==> job 4203 <==
Design chipmunk, start of the top module:
module chipmunk
	#(parameter addrSize = 12)
	(input clk,
	 input reset,
	 input [addrSize-1:0] startPC,
	 input [7:0] dataBus,
	 output [7:0] dataBusWrite,
	 output reg [addrSize-1:0] addrBus,
	 output weMem,
	 output done);
==> flow/config.mk <==
export PLATFORM = sky130hd
export DESIGN_NAME = chipmunk
export DESIGN_NICKNAME = chipmunk
export VERILOG_FILES = /design/flow/design.v
export SDC_FILE = /design/flow/constraint.sdc
export NUM_CORES = 4
export LEC_CHECK = 0
export CAP_MARGIN = 20
export CELL_PAD_IN_SITES_DETAIL_PLACEMENT = 2
export CORE_ASPECT_RATIO = 0.55
export CORE_MARGIN = 2
export CORE_UTILIZATION = 42
export CTS_CLUSTER_SIZE = 51
export GPL_ROUTABILITY_DRIVEN = 1
export HOLD_SLACK_MARGIN = -0.05
export MAX_ROUTING_LAYER = met4
export MIN_ROUTING_LAYER = met1
export SETUP_SLACK_MARGIN = 0.66
export SLEW_MARGIN = 40
export TNS_END_PERCENT = 45
==> flow/constraint.sdc <==
create_clock -name core_clock -period 2.98 [get_ports {clk}]
set_input_delay 0.5960 -clock core_clock [delete_from_list [all_inputs] [get_ports {clk}]]
set_output_delay 0.5960 -clock core_clock [all_outputs]
set_load 0.01 [all_outputs]
run.sh (not shown) runs the stock make flow with config.mk's settings and CLKGATE_MAP_FILE=.
==> job 7416 (differences from job 4203) <==
- ABC_AREA: default -> 1
- CELL_PAD_IN_SITES_DETAIL_PLACEMENT: 2 -> default
- CORE_ASPECT_RATIO: 0.55 -> 1.39
- CORE_UTILIZATION: 42 -> 63
- CTS_CLUSTER_SIZE: 51 -> 95
- GPL_ROUTABILITY_DRIVEN: 1 -> default
- HOLD_SLACK_MARGIN: -0.05 -> default
- MAX_ROUTING_LAYER: met4 -> default
- MIN_ROUTING_LAYER: met1 -> default
- SETUP_SLACK_MARGIN: 0.66 -> default
- SLEW_MARGIN: 40 -> 20
- TNS_END_PERCENT: 45 -> 10
==> flow/constraint.sdc (replaced) <==
create_clock -name core_clock -period 2.72 [get_ports {clk}]
set_input_delay 0.5440 -clock core_clock [delete_from_list [all_inputs] [get_ports {clk}]]
set_output_delay 0.5440 -clock core_clock [all_outputs]
set_load 0.01 [all_outputs]
==> results.toml <==
# implementation run metrics
[floorplanning]
dieHeight_um = 153
dieArea_sq_um = 16900

[status]
failed_checks = "setup timing"
status = "complete, but fails checks"

[final_timing]
setup_ws_ns = -1.35
setup_viol = 54

[yosys]
syn_area_sq_um = 10000
yosys.area_share.simple_pct = 28.7
yosys-top-cells-area = "edfxtp_1 (20%), nand2_1 (13%), o21ai_0 (8.5%)"
syn_avg_cell_area_sq_um = 6.53
common_cells = "nand2_1 (355), inv_1 (187), o21ai_0 (170)"
yosys.area_share.aoi_pct = 23.1
the above is filed under job 7416

==> results.toml <==
# physical design summary
[yosys]
syn_avg_cell_area_sq_um = 8.09
common_cells = "nand2_1 (119), nor2_1 (114), a21oi_1 (93)"
yosys-top-cells-area = "edfxtp_1 (20%), ha_1 (7.4%), dfxtp_1 (6.8%)"
yosys.area_share.simple_pct = 19.6
yosys.area_share.aoi_pct = 24.5

[placement]
place.port_buffers = 43

[floorplanning]
dieArea_sq_um = 26000
dieHeight_um = 120

[status]
stop_error = "[ERROR DPL-0033] detailed placement checks failed during check placement."
status = "stopped before the end"
haltStage = "detailed placement (3_5_place_dp)"
the above is filed under job 4203


---

==> run a <==
Starting RTL as in the previous note.
// chipmunk
module chipmunk
	#(parameter addrSize = 12)
	(input clk,
	 input reset,
	 input [addrSize-1:0] startPC,
	 input [7:0] dataBus,
	 output [7:0] dataBusWrite,
	 output reg [addrSize-1:0] addrBus,
	 output weMem,
	 output done);
	reg [7:0] aReg;               
	reg [7:0] xReg;               
	reg [7:0] yReg;               
	reg [5:0] spReg;              
	reg [addrSize-1:0] pcReg;     
	reg [addrSize-1:0] pcRegAlt;  
	reg [addrSize-1:0] eaReg;     
	reg [7:0] dataReg;            
	wire [7:0] dataRegPlus = dataReg+1;  
	reg cFlagReg, zFlagReg, nFlagReg;
	reg [5:0] opcode;             
	reg [1:0] parameter_size;     
	reg [3:0] state;              
	reg finished;                 
	reg [7:0] dataBusOutput;        
	reg [3:0] nextState;            
	wire [7:0] addSubResult;        
	wire addSubCarryOut;
	wire [7:0] shifterResult;       
	wire shifterCarry;
	wire [7:0] bitOperationResult;  
	wire OpLoadA         = opcode[5:1] == 5'b00000;
	wire OpLoadX         = opcode[5:1] == 5'b00001;
	wire OpLoadY         = opcode[5:1] == 5'b00010;
	wire OpIncDecMem     = opcode[5:2] == 4'b0111 && opcode[0];
	wire OpRolRorMem     = (opcode == 6'b011001 || opcode == 6'b011011);
	wire OpIncDec        = opcode[5:1] == 5'b10101;
	wire OpInxDex        = opcode[5:1] == 5'b10110;
  ...
clock: 2.72 ns
lec_check: 0
abc_area: 1
cap_margin: 40
core_margin: 2
core_utilization: 72
cts_cluster_diameter: 231
cts_cluster_size: 15
place_density: 0.84
slew_margin: 20
==> run b (differences from run a) <==
Settings changed: CAP_MARGIN 40 to 20, CORE_UTILIZATION 72 to 50, CTS_CLUSTER_DIAMETER 231 to 262, CTS_CLUSTER_SIZE 15 to 97, PLACE_DENSITY 0.84 to 0.36, TNS_END_PERCENT set to 90.
==> flow/constraint.sdc (replaced) <==
create_clock -name core_clock -period 5.0 [get_ports {clk}]
set_input_delay 1.0000 -clock core_clock [delete_from_list [all_inputs] [get_ports {clk}]]
set_output_delay 1.0000 -clock core_clock [all_outputs]
set_load 0.01 [all_outputs]
==> comparison table <==
| quantity | run b | run a |
|---|---|---|
| Chip area | 0.0211 mm2 | 0.0148 mm2 |
| FP Util | 51.2% | 72.9% |
| Std cell rows | 51 | 43 |
| Multiplexer share | 0.501% | 0.501% |
| Placed wire-length estimate after detailed placement | 31,700 um | 34,000 um |
| Area share of xor/xnor cells in the synthesized design | 1.40% | 1.40% |
| Basic Gates by Area | 28.7% | 28.7% |
| Chip width | 145 um | 122 um |
| Placer congestion estimate | 1.04 | 1.30 |
| Mean instance size in the synthesized netlist | 6.53 um2 | 6.53 um2 |
| Die boundary height | 145 um | 122 um |
| Post-synthesis share of cell area spent on and-or and or-and gates | 23.1% | 23.1% |
| Number of unique standard cell types used by synthesis | 50 | 50 |
| Core ar. | 0.0195 mm2 | 0.0137 mm2 |
| Synthesized Nets | 1,619 | 1,619 |
| Post-placement cell area | 0.0108 mm2 | 0.0125 mm2 |
| Post-synthesis cell type with the largest combined area | edfxtp_1 | edfxtp_1 |
| Synth Cell Area | 0.0100 mm2 | 0.0100 mm2 |
| Inst Count DP | 1,817 | 1,961 |
| Post-synthesis sequential area ratio | 27.4% | 27.4% |
| Worst setup timing slack at the placement stage | 648 ps | -1070 ps |
| Result of the run | timing/DRC/antenna clean | did not finish |
| Stage where the flow stopped | - | clock tree synthesis |

---

==> trial 64 <==
==> flow/design.v <==
module chipmunk
	#(parameter addrSize = 12)
	(input clk,
	 input reset,
	 input [addrSize-1:0] startPC,
	 input [7:0] dataBus,
	 output [7:0] dataBusWrite,
	 output reg [addrSize-1:0] addrBus,
	 output weMem,
	 output done);
	reg [7:0] aReg;               
	reg [7:0] xReg;               
	reg [7:0] yReg;               
	reg [5:0] spReg;              
	reg [addrSize-1:0] pcReg;     
	reg [addrSize-1:0] pcRegAlt;  
	reg [addrSize-1:0] eaReg;     
	reg [7:0] dataReg;            
	wire [7:0] dataRegPlus = dataReg+1;  
	reg cFlagReg, zFlagReg, nFlagReg;
	reg [5:0] opcode;             
	reg [1:0] parameter_size;     
	reg [3:0] state;              
	reg finished;                 
	reg [7:0] dataBusOutput;        
	reg [3:0] nextState;            
	wire [7:0] addSubResult;        
	wire addSubCarryOut;
	wire [7:0] shifterResult;       
	wire shifterCarry;
	wire [7:0] bitOperationResult;  
	wire OpLoadA         = opcode[5:1] == 5'b00000;
	wire OpLoadX         = opcode[5:1] == 5'b00001;
	wire OpLoadY         = opcode[5:1] == 5'b00010;
	wire OpIncDecMem     = opcode[5:2] == 4'b0111 && opcode[0];
	wire OpRolRorMem     = (opcode == 6'b011001 || opcode == 6'b011011);
	wire OpIncDec        = opcode[5:1] == 5'b10101;
	wire OpInxDex        = opcode[5:1] == 5'b10110;
	wire OpInyDey        = opcode[5:1] == 5'b10111;
	wire OpSta           = opcode == 6'b100001;
	wire OpStx           = opcode == 6'b100011;
	wire OpSty           = opcode == 6'b100101;
	wire OpLdaY          = opcode == 6'b101000;
	wire OpStaY          = opcode == 6'b101001;
	wire OpIndexY        = opcode[5:1] == 5'b10100;  
	wire OpSetCarryFlag  = opcode[5:1] == 5'b00011;
	wire OpUseAdder      = opcode[5:3] == 3'b001;
	wire OpUseBitOp      = opcode[5:2] == 4'b0100;
	wire OpUseShifter    = opcode[5:2] == 4'b0110;
	wire OpAdderUseCarry = opcode[5:2] == 4'b0011;
	wire OpCpx           = opcode[5:1] == 5'b01011;
	wire OpCpy           = opcode == 6'b011100;
	wire OpDoCompare     = opcode[5:2] == 4'b0101 || OpCpy;
	wire OpSubtractInstead = OpDoCompare ||                           
	                         (opcode[5:3] == 3'b001 && opcode[1]) ||  
	                         (opcode[5:3] == 3'b101 && opcode[0]);    
	wire aluUseX         = OpCpx || OpInxDex;
	wire aluUseY         = OpCpy || OpInyDey;
	reg OpReadMemory;  
	wire OpReadMemory2   = dataBus[2] && !dataBus[7] && dataBus[7:2] != 6'b000111;  
	wire OpBranch        = opcode[5:3] == 3'b111;  
	wire flagsMatch      = (!opcode[2] && (!opcode[1] || (opcode[0] == nFlagReg)))     
                        || (opcode[2]  && ((!opcode[1] && (opcode[0] == zFlagReg))     
                                         || (opcode[1] && (opcode[0] == cFlagReg))));  
	wire BranchTaken     = OpBranch && flagsMatch;
	always @(posedge clk) begin
		if (!reset)
			finished <= 0;
		else if(state == 4'b0000 && dataBus == 8'h83)  
			finished <= 1;
	end
	always @(posedge clk) begin
		if (!reset)
			state <= 4'b0000;
		else 
			state <= nextState; 
	end
	always @(posedge clk) begin
		if (state == 4'b0000) begin
			opcode <= dataBus[7:2];
			parameter_size <= dataBus[1:0];
			eaReg <= 0;    
			OpReadMemory <= OpReadMemory2;
			dataReg <= (dataBus[7:3] == 5'b10101 || dataBus[7:3] == 5'b10110 || dataBus[7:3] == 5'b10111);
		end else if(state == 4'b0001) begin  
			dataReg <= dataBus;
			eaReg[7:0] <= dataBus;
		end else if(state == 4'b0010 || state == 4'b1111)  
			eaReg[addrSize-1:8] <= dataBus;
		else if(state == 4'b0101)  
			dataReg <= dataBus + (OpIncDecMem ? (opcode[1] ? 8'hff : 8'h01): 0);
		else if (state == 4'b0011 || state == 4'b0100)  
			eaReg <= eaReg + ((state == 4'b0100) ? yReg : xReg);
		else if (state == 4'b0111)  
			eaReg <= {{8{dataReg[7]}}, dataReg[7:0]} + pcReg;
		else if (state == 4'b1110)  
			eaReg[7:0] <= dataBus;
	end
	always @(posedge clk) begin
		if (!reset)
			spReg <= 6'b111111;
		else if (state == 4'b1100 ||
		        (state == 4'b0000 &&
					((dataBus[7:5] == 3'b110 && dataBus[2])  
					|| (dataBus[7:2] == 6'b100111))  
				))
			spReg <= spReg + 1'b1;  
		else if (state == 4'b1000 || state == 4'b1010 || state == 4'b1011)
			spReg <= spReg - 1'b1;  
	end
	wire [7:0] aluLeft = aluUseX ? xReg : (aluUseY ? yReg : aReg);
	assign { addSubCarryOut, addSubResult } = 
		OpAdderUseCarry ? (OpSubtractInstead ?  
			aluLeft + {1'b0, ~dataReg[7:0]} + cFlagReg
			: aluLeft + dataReg + cFlagReg)
		: (OpSubtractInstead ?  
			aluLeft + {1'b0, ~dataReg[7:0]} + 1'b1  
			: aluLeft + dataReg);
	assign bitOperationResult = opcode[1] ? (aReg ^ dataReg) : ~(aReg | dataReg);
	wire [7:0] shifterLeft = opcode[0] ? dataReg : aReg;
	assign shifterResult = opcode[1] ?  
			(shifterLeft >> 1) | ((opcode[0] && cFlagReg) ? 8'b10000000 : 8'b00000000)  
			:(shifterLeft << 1) | ((opcode[0] && cFlagReg) ? 8'b00000001 : 8'b00000000);
	assign shifterCarry = opcode[1] ? shifterLeft[0] : shifterLeft[7];
	always @(posedge clk) begin
		if (state == 4'b0110) begin
			if (OpLoadA || OpLdaY)  
				aReg <= dataReg;
			else if (OpUseAdder || OpIncDec)  
				aReg <= addSubResult;
			else if (OpUseBitOp)  
				aReg <= bitOperationResult;
			else if (OpUseShifter && !opcode[0])  
				aReg <= shifterResult;
			else if (opcode == 6'b100100 || opcode == 6'b100110)  
				aReg <= xReg;
		end else if(state == 4'b1001 && opcode[2:1] == 2'b01)  
			aReg <= dataBus;
	end
	always @(posedge clk) begin
		if (state == 4'b0110) begin
			if (OpLoadX)  
				xReg <= dataReg;
			else if(OpInxDex)  
				xReg <= addSubResult;
			else if (opcode == 6'b100010 || opcode == 6'b100110)  
				xReg <= aReg;
		end else if(state == 4'b1001 && opcode[2:1] == 2'b10)  
			xReg <= dataBus;
	end
	always @(posedge clk) begin
		if (state == 4'b0110) begin
			if (OpLoadY)  
				yReg <= dataReg;
			else if(OpInyDey)  
				yReg <= addSubResult;
		end else if(state == 4'b1001 && opcode[2:1] == 2'b11)  
			yReg <= dataBus;
	end
	always @(posedge clk) begin
		if (state == 4'b0110) begin
			if (OpSetCarryFlag)  
				cFlagReg <= opcode[0];
			else if (OpUseAdder || OpDoCompare || OpIncDec || OpInxDex || OpInyDey) begin  
				nFlagReg <= addSubResult[7];
				zFlagReg <= (addSubResult == 8'b00000000) ? 1 : 0;
				if (OpUseAdder || OpDoCompare)  
					cFlagReg <= addSubCarryOut;
			end else if(OpUseBitOp) begin
				nFlagReg <= bitOperationResult[7];
				zFlagReg <= (bitOperationResult == 8'b00000000) ? 1 : 0;
			end else if(OpUseShifter) begin
				nFlagReg <= shifterResult[7];
				zFlagReg <= (shifterResult == 8'b00000000) ? 1 : 0;
				cFlagReg <= shifterCarry;
			end else if(OpLoadA || OpLoadX || OpLoadY || OpIncDecMem) begin
				nFlagReg <= dataReg[7];
				zFlagReg <= (dataReg == 8'b00000000) ? 1 : 0;
			end
		end else if(state == 4'b1001 && opcode[2:1] == 2'b00)
			{nFlagReg, zFlagReg, cFlagReg} <= dataBus[2:0];
	end
	always @(posedge clk) begin
		if (!reset)
			pcReg <= startPC; 
		else if(state == 4'b0000 || state == 4'b0001 || state == 4'b0010)
			pcReg <= pcReg + 1'b1;
		else if(state == 4'b0110 && BranchTaken) begin
			pcRegAlt <= pcReg;                  
			pcReg <= eaReg;
		end else if(state == 4'b1100) begin
			pcRegAlt[7:0] <= dataBus;           
		end else if(state == 4'b1101) begin
			pcReg <= {pcRegAlt[7:0], dataBus};  
		end
	end
	always @* begin
		case (state)
			4'b0101, 4'b0110:  
				addrBus <= eaReg;
			4'b1000, 4'b1001, 4'b1010, 4'b1011, 4'b1100, 4'b1101: 
				addrBus <= { {(addrSize-9){1'b0}}, 1'b1, 1'b1, 1'b1, spReg };  
			4'b0000, 4'b0001, 4'b0010:  
				addrBus <= pcReg;
			4'b1110:
				addrBus <= {{(addrSize-8){1'b0}}, dataReg};
			4'b1111:
				addrBus <= {{(addrSize-8){1'b0}}, dataRegPlus};
			default:
				addrBus <= {addrSize{1'b0}};
		endcase
	end
	always @* begin
		if (state == 4'b0110 && (OpSta || OpStaY))
			dataBusOutput <= aReg;
		else if (state == 4'b0110 && OpStx)
			dataBusOutput <= xReg;
		else if (state == 4'b0110 && OpSty)
			dataBusOutput <= yReg;
		else if (state == 4'b0110 && OpRolRorMem)  
			dataBusOutput <= shifterResult;
		else if (state == 4'b0110 && OpIncDecMem)  
			dataBusOutput <= dataReg;
		else if (state == 4'b1000)  
			dataBusOutput <= (opcode[2:1] == 2'b00) ? {1'b0, 1'b0, 1'b0, 1'b0, 1'b0, nFlagReg, zFlagReg, cFlagReg} :
			                 (opcode[2:1] == 2'b01) ? aReg :
			                 (opcode[2:1] == 2'b10) ? xReg :
			                 yReg;
		else if (state == 4'b1010)
			dataBusOutput <= pcRegAlt[7:0];
		else if (state == 4'b1011)
			dataBusOutput <= { {(16-addrSize){1'b0}}, pcRegAlt[addrSize-1:8] };
		else
			dataBusOutput <= 8'b00000000;
	end
	wire writeCycle =  ((state == 4'b0110 && (OpSta || OpStx || OpSty || OpStaY || OpIncDecMem || OpRolRorMem)) || state == 4'b1000 || state == 4'b1010 || state == 4'b1011);
	assign weMem = !writeCycle;  
	assign dataBusWrite = dataBusOutput;  
	assign done = finished;
	always @* begin		
		case (state)
			4'b0000:
				nextState = (dataBus[7:2] == 6'b100111) ? 4'b1100 :
					((dataBus[7:5] == 3'b110 && !dataBus[2]) ? 4'b1000 : 
					((dataBus[7:5] == 3'b110 && dataBus[2]) ? 4'b1001 :
					(dataBus[0] || dataBus[1]) ? 4'b0001 :
					(OpReadMemory2 ? 4'b0101 : 4'b0110)));
			4'b0001:
				nextState = parameter_size[1] ? 4'b0010 :   
				           (OpReadMemory ? 4'b0101 :     
				           (OpBranch ? 4'b0111 :          
				           (OpIndexY ? 4'b1110 :                 
				           4'b0110)));                         
			4'b0010:
				nextState = parameter_size[0] ? 4'b0011 :         
				(OpReadMemory ? 4'b0101 :                
				(OpIndexY ? 4'b0100 :                             
				4'b0110));
			4'b0011:
				nextState = OpReadMemory ? 4'b0101 : 4'b0110;
			4'b0101, 4'b0111:               
				nextState = 4'b0110;
			4'b0110:
				nextState = (BranchTaken && opcode[2:0] == 3'b001) ? 4'b1010 : 4'b0000;  
			4'b1011, 4'b1101, 4'b1001, 4'b1000:
				nextState = 4'b0000;
			4'b0100:
				nextState = OpLdaY ? 4'b0101 : 4'b0110;
			4'b1100:
				nextState = 4'b1101;
			4'b1010:
				nextState = 4'b1011;
			4'b1110:  
				nextState = 4'b1111;
			4'b1111:  
				nextState = 4'b0100;
		endcase
	end
endmodule
==> flow/run.sh <==
#!/bin/bash
# the make line also repeats each setting of config.mk as NAME=value (left out here)
make -C /OpenROAD-flow-scripts/flow DESIGN_CONFIG=/design/flow/config.mk WORK_HOME=/design/flow/orfs CLKGATE_MAP_FILE= finish
==> flow/config.mk <==
export PLATFORM = sky130hd
export DESIGN_NAME = chipmunk
export DESIGN_NICKNAME = chipmunk
export VERILOG_FILES = /design/flow/design.v
export SDC_FILE = /design/flow/constraint.sdc
export NUM_CORES = 4
export LEC_CHECK = 0
export ABC_AREA = 1
export CAP_MARGIN = 20
export CORE_MARGIN = 2
export CORE_UTILIZATION = 24
export CTS_CLUSTER_DIAMETER = 44
export CTS_CLUSTER_SIZE = 73
export HOLD_SLACK_MARGIN = 0.1
export MAX_ROUTING_LAYER = met4
export PLACE_DENSITY_LB_ADDON = 0.14
export SETUP_SLACK_MARGIN = 1.11
export SLEW_MARGIN = 40
==> flow/constraint.sdc <==
create_clock -name core_clock -period 5.09 [get_ports {clk}]
set_input_delay 1.0180 -clock core_clock [delete_from_list [all_inputs] [get_ports {clk}]]
set_output_delay 1.0180 -clock core_clock [all_outputs]
set_load 0.01 [all_outputs]
==> trial 19: changes against trial 64 <==
==> flow/config.mk (replaced) <==
export PLATFORM = sky130hd
export DESIGN_NAME = chipmunk
export DESIGN_NICKNAME = chipmunk
export VERILOG_FILES = /design/flow/design.v
export SDC_FILE = /design/flow/constraint.sdc
export NUM_CORES = 4
export LEC_CHECK = 0
export CAP_MARGIN = 20
export CORE_MARGIN = 2
export CORE_UTILIZATION = 65
export SLEW_MARGIN = 20
==> flow/constraint.sdc (replaced) <==
create_clock -name core_clock -period 3.95 [get_ports {clk}]
set_input_delay 0.7900 -clock core_clock [delete_from_list [all_inputs] [get_ports {clk}]]
set_output_delay 0.7900 -clock core_clock [all_outputs]
set_load 0.01 [all_outputs]
==> trial 2: changes against trial 64 <==
==> flow/config.mk (replaced) <==
export PLATFORM = sky130hd
export DESIGN_NAME = chipmunk
export DESIGN_NICKNAME = chipmunk
export VERILOG_FILES = /design/flow/design.v
export SDC_FILE = /design/flow/constraint.sdc
export NUM_CORES = 4
export LEC_CHECK = 0
export ABC_AREA = 1
export CAP_MARGIN = 20
export CORE_MARGIN = 2
export CORE_UTILIZATION = 72
export CTS_CLUSTER_SIZE = 73
export SETUP_SLACK_MARGIN = -0.3
export SLEW_MARGIN = 20
==> flow/constraint.sdc (replaced) <==
create_clock -name core_clock -period 3.21 [get_ports {clk}]
set_input_delay 0.6420 -clock core_clock [delete_from_list [all_inputs] [get_ports {clk}]]
set_output_delay 0.6420 -clock core_clock [all_outputs]
set_load 0.01 [all_outputs]
==> results_slide.txt <==
Run Summary

Floorplanning
  • Die width: 122 um
  • Core Util at FP: 72.9%
  • Number of rows in the core area: 43

Placed design
  • Number of cells in the design after placement: 1876
  • Post-DP HPWL: 31.1 mm
  • Routability-driven placement congestion ratio: 1.40

Status
  • Run Error: [ERROR GRT-0232] Routing congestion too high. Check the congestion heatmap in the GUI.
  • Stop stage: 5_1_grt
  • Status: stopped before the end

Global route
  • Met2 usage: 102%
  • Fraction of met1 tracks used by global routing: 85.4%
  • Overall global routing resource usage: 88.3%

Yosys
  • Cell area after synthesis: 10000 um2
  • Synth area leaders: sky130_fd_sc_hd__edfxtp_1 (20%), sky130_fd_sc_hd__nand2_1 (13%), sky130_fd_sc_hd__o21ai_0 (8.5%), sky130_fd_sc_hd__ha_1 (7.6%), sky130_fd_sc_hd__inv_1 (7.0%)
  • Portion of synthesized cell area occupied by the leading cell type: 20.4%
  • Unique cell types: 50
The numbers above come from trial 2.

==> results_slide.txt <==
Physical Implementation Snapshot

Status
  • Status: complete, but fails checks
  • List of failed layout checks: setup timing

Yosys
  • Synth area leaders: sky130_fd_sc_hd__edfxtp_1 (20%), sky130_fd_sc_hd__ha_1 (7.4%), sky130_fd_sc_hd__dfxtp_1 (6.8%), sky130_fd_sc_hd__mux2i_1 (5.6%), sky130_fd_sc_hd__a21oi_1 (4.5%)

Final timing
  • Setup-failing EPs final: 22
  • Post-route setup slack: -396 ps

Global route
  • Overall global routing resource usage: 47.1%

Floorplanning
  • Die width: 130 um
  • Number of rows in the core area: 46

Placed design
  • Routability-driven placement congestion ratio: 1.12
The numbers above come from trial 19.

==> results_slide.txt <==
Physical Implementation Snapshot

Floorplanning
  • Core Util at FP: 24.4%
  • Number of rows in the core area: 74

Yosys
  • Cell area after synthesis: 10000 um2
  • Portion of synthesized cell area occupied by the leading cell type: 20.4%

Placed design
  • Post-DP HPWL: 38.3 mm
  • Number of cells in the design after placement: 2096
  • Routability-driven placement congestion ratio: 0.934

Status
  • Status: complete, no violations
The numbers above come from trial 64.

